Setup of JK:
// ws2812_top
module ws2812_top(input clk, input reset, input spi_valid, input spi_data, output led);
	parameter NUM_LEDS = 32;
	localparam NUM_BITS = NUM_LEDS*24;
	reg switch;
	wire q1,q2;
	reg[12:0] writeCount;
	wire read;	
	wire write ;		   	   
	wire empty1, empty2;
	reg justSwitched;
	bit_fifo #(.DEPTH(NUM_BITS)) fifo1(
		.clk(clk),
		.reset(reset),
		.din(spi_data),
		.wr_en(spi_valid & ~switch & write),
		.rd_en(read & switch),
		.q(q1),
		.empty(empty1),
		.full()
	);	   
	bit_fifo #(.DEPTH(NUM_BITS)) fifo2(
		.clk(clk),
		.reset(reset),
		.din(spi_data),
		.wr_en(spi_valid & switch & write),
		.rd_en(read & ~switch),
		.q(q2),
		.empty(empty2),
		.full()
	);		  
	wire readData;
	assign readData = switch ? q1 : q2;
	wire empty;
	assign empty = switch ? empty1 : empty2;
	wire ledFinished;  
	wire readDriver;
	assign read = readDriver | justSwitched;
	ledDriver ledDriver_inst(
		.clk(clk),
		.reset(reset),
		.led(led),
		.data(readData),   
		.lastBit(empty),
		.start(justSwitched),
		.finish(ledFinished),
		.read(readDriver)				  
	);
	reg ledRealFinished;
	reg firstRun;
	always @(posedge clk) begin
		if (reset) begin
			firstRun <= 1;		 
			ledRealFinished <= 1;
		end else begin
			if (justSwitched) begin
				firstRun <= 0;				
			end
			if (ledFinished)
				ledRealFinished <= 1;
			else if (justSwitched)
				ledRealFinished <= 0;
		end
	end
	reg spiFinished;
	reg seenSwitch;
	assign write = ~spiFinished | (seenSwitch!=switch);	
	wire spiRealFinished;
	assign spiRealFinished = spiFinished & (seenSwitch==switch);
	always @(posedge clk) begin
		if (reset) begin 
			writeCount <= 0;
			spiFinished <= 0;
			seenSwitch <= 0;
		end else if (spi_valid) begin
			if (writeCount==NUM_BITS-1) begin   
				if (seenSwitch!=switch) begin
					writeCount <= 1;  
					spiFinished <= 0;
				end else begin
					spiFinished <= 1;
				end
			end else begin
				writeCount <= writeCount + 1;
				spiFinished <= 0;		 
				seenSwitch <= switch;
			end
		end
	end			 
	always @(posedge clk) begin
		if (reset) begin
			switch <= 0;			  
			justSwitched <= 0;
  ...
Size in the first run: roughly 5200 cells after synthesis, ~1600 flip-flops, roughly 71000 sq um of cells after synthesis.
make LEC_CHECK=0 CAP_MARGIN=30 CELL_PAD_IN_SITES_DETAIL_PLACEMENT=0 CELL_PAD_IN_SITES_GLOBAL_PLACEMENT=3 CORE_ASPECT_RATIO=0.94 CORE_MARGIN=8 CORE_UTILIZATION=54 GPL_ROUTABILITY_DRIVEN=1 MAX_ROUTING_LAYER=met4 MIN_ROUTING_LAYER=met1 PLACE_DENSITY_LB_ADDON=0.2 SETUP_SLACK_MARGIN=3.36 SLEW_MARGIN=20 finish   # period 23.0 ns
run.sh (not shown) runs the stock make flow with config.mk's settings and CLKGATE_MAP_FILE=.
Per the final summary, JK finished and its layout is clean on timing, DRC and antenna.
Input changes introduced in MS (baseline for comparison: JK):
Settings: a change of PLACE_DENSITY_LB_ADDON from 0.2 to 0.0; a change of CAP_MARGIN from 30 to 20; a change of CORE_UTILIZATION from 54 to 70; a deleted MAX_ROUTING_LAYER that had been met4; a change of SETUP_SLACK_MARGIN from 3.36 to 2.2; a deleted CELL_PAD_IN_SITES_DETAIL_PLACEMENT that had been 0; a deleted CORE_ASPECT_RATIO that had been 0.94; a deleted CELL_PAD_IN_SITES_GLOBAL_PLACEMENT that had been 3; a change of CORE_MARGIN from 8 to 2; an added CTS_CLUSTER_SIZE of 73; a deleted MIN_ROUTING_LAYER that had been met1; a change of the clock period (ns, I/O delays scaled along) from 23.0 to 7.69.
Findings:
- MS | stages: all done | timing, DRC, antenna: all pass
- Post-synth net total came out exactly the same in MS and JK.
- Taking JK as the reference, in MS logic gate share of total power now sits at about the same level; total core area now sits lower; fraction of area in clock buffers and inverters now sits at about the same level; insertion delay to the later sink of the worst-skew pair now sits lower; final area now sits lower.
Input-level comparison between AL and MS:
Settings: clearing CTS_CLUSTER_SIZE, which used to be 73; clearing SETUP_SLACK_MARGIN, which used to be 2.2; putting PLACE_DENSITY at 0.6 where nothing was set; swapping 70 for 66 in CORE_UTILIZATION; clearing PLACE_DENSITY_LB_ADDON, which used to be 0.0; clearing GPL_ROUTABILITY_DRIVEN, which used to be 1; swapping 7.69 for 13.5 in the clock period (ns, I/O delays scaled along).
Notes after the runs:
For MS and AL, there was not a single run that failed to finish clean. Compared with MS, AL shows tightest hold margin lower by 0.0047 ns. Comparing AL with MS, the final area came out essentially unchanged. Count of clock-buffer cells in the layout: AL vs MS up 9. Summary of the comparison: global-route usage is lower in AL, relative to MS. Post-synthesis instance area: AL vs MS — no meaningful difference. | clock latency reported for the late side of the worst-skew pair | MS vs AL | ≈ equal |.
Setup changes, AL to TR
Settings: SETUP_SLACK_MARGIN now 2.21, previously not set; CTS_CLUSTER_SIZE now 61, previously not set; PLACE_DENSITY no longer set, was 0.6; CORE_UTILIZATION now 70, was 66; PLACE_DENSITY_LB_ADDON now 0.0, previously not set; the clock period (ns, I/O delays scaled along) now 7.51, was 13.5.
Results
- TR ended with every stage complete and zero timing, DRC or antenna violations.
- The final layout from AL, which completed every stage, passed the timing, DRC and antenna checks at the end of the flow.
- Against AL, TR comes in 18 points higher on share of the cycle needed by the critical path after routing.
- TR against AL: cell area after layout held steady; number of clock buffers inserted by TritonCTS shrank by 1.2%; floorplan-stage core utilization increased 3.8 points; share of power burned in the clock network lower; count of non-filler cells in the finished layout lower.
- Going from AL to TR, portion of total power attributed to sequential cells grows by 0.3 points.
- On combinational gate area, TR tracks AL almost exactly.
- Routability-driven placement congestion ratio came out higher on TR than on AL.
- The estimated power of TR ends up higher than the estimate for AL.
Power and IR drop assume default switching activity.
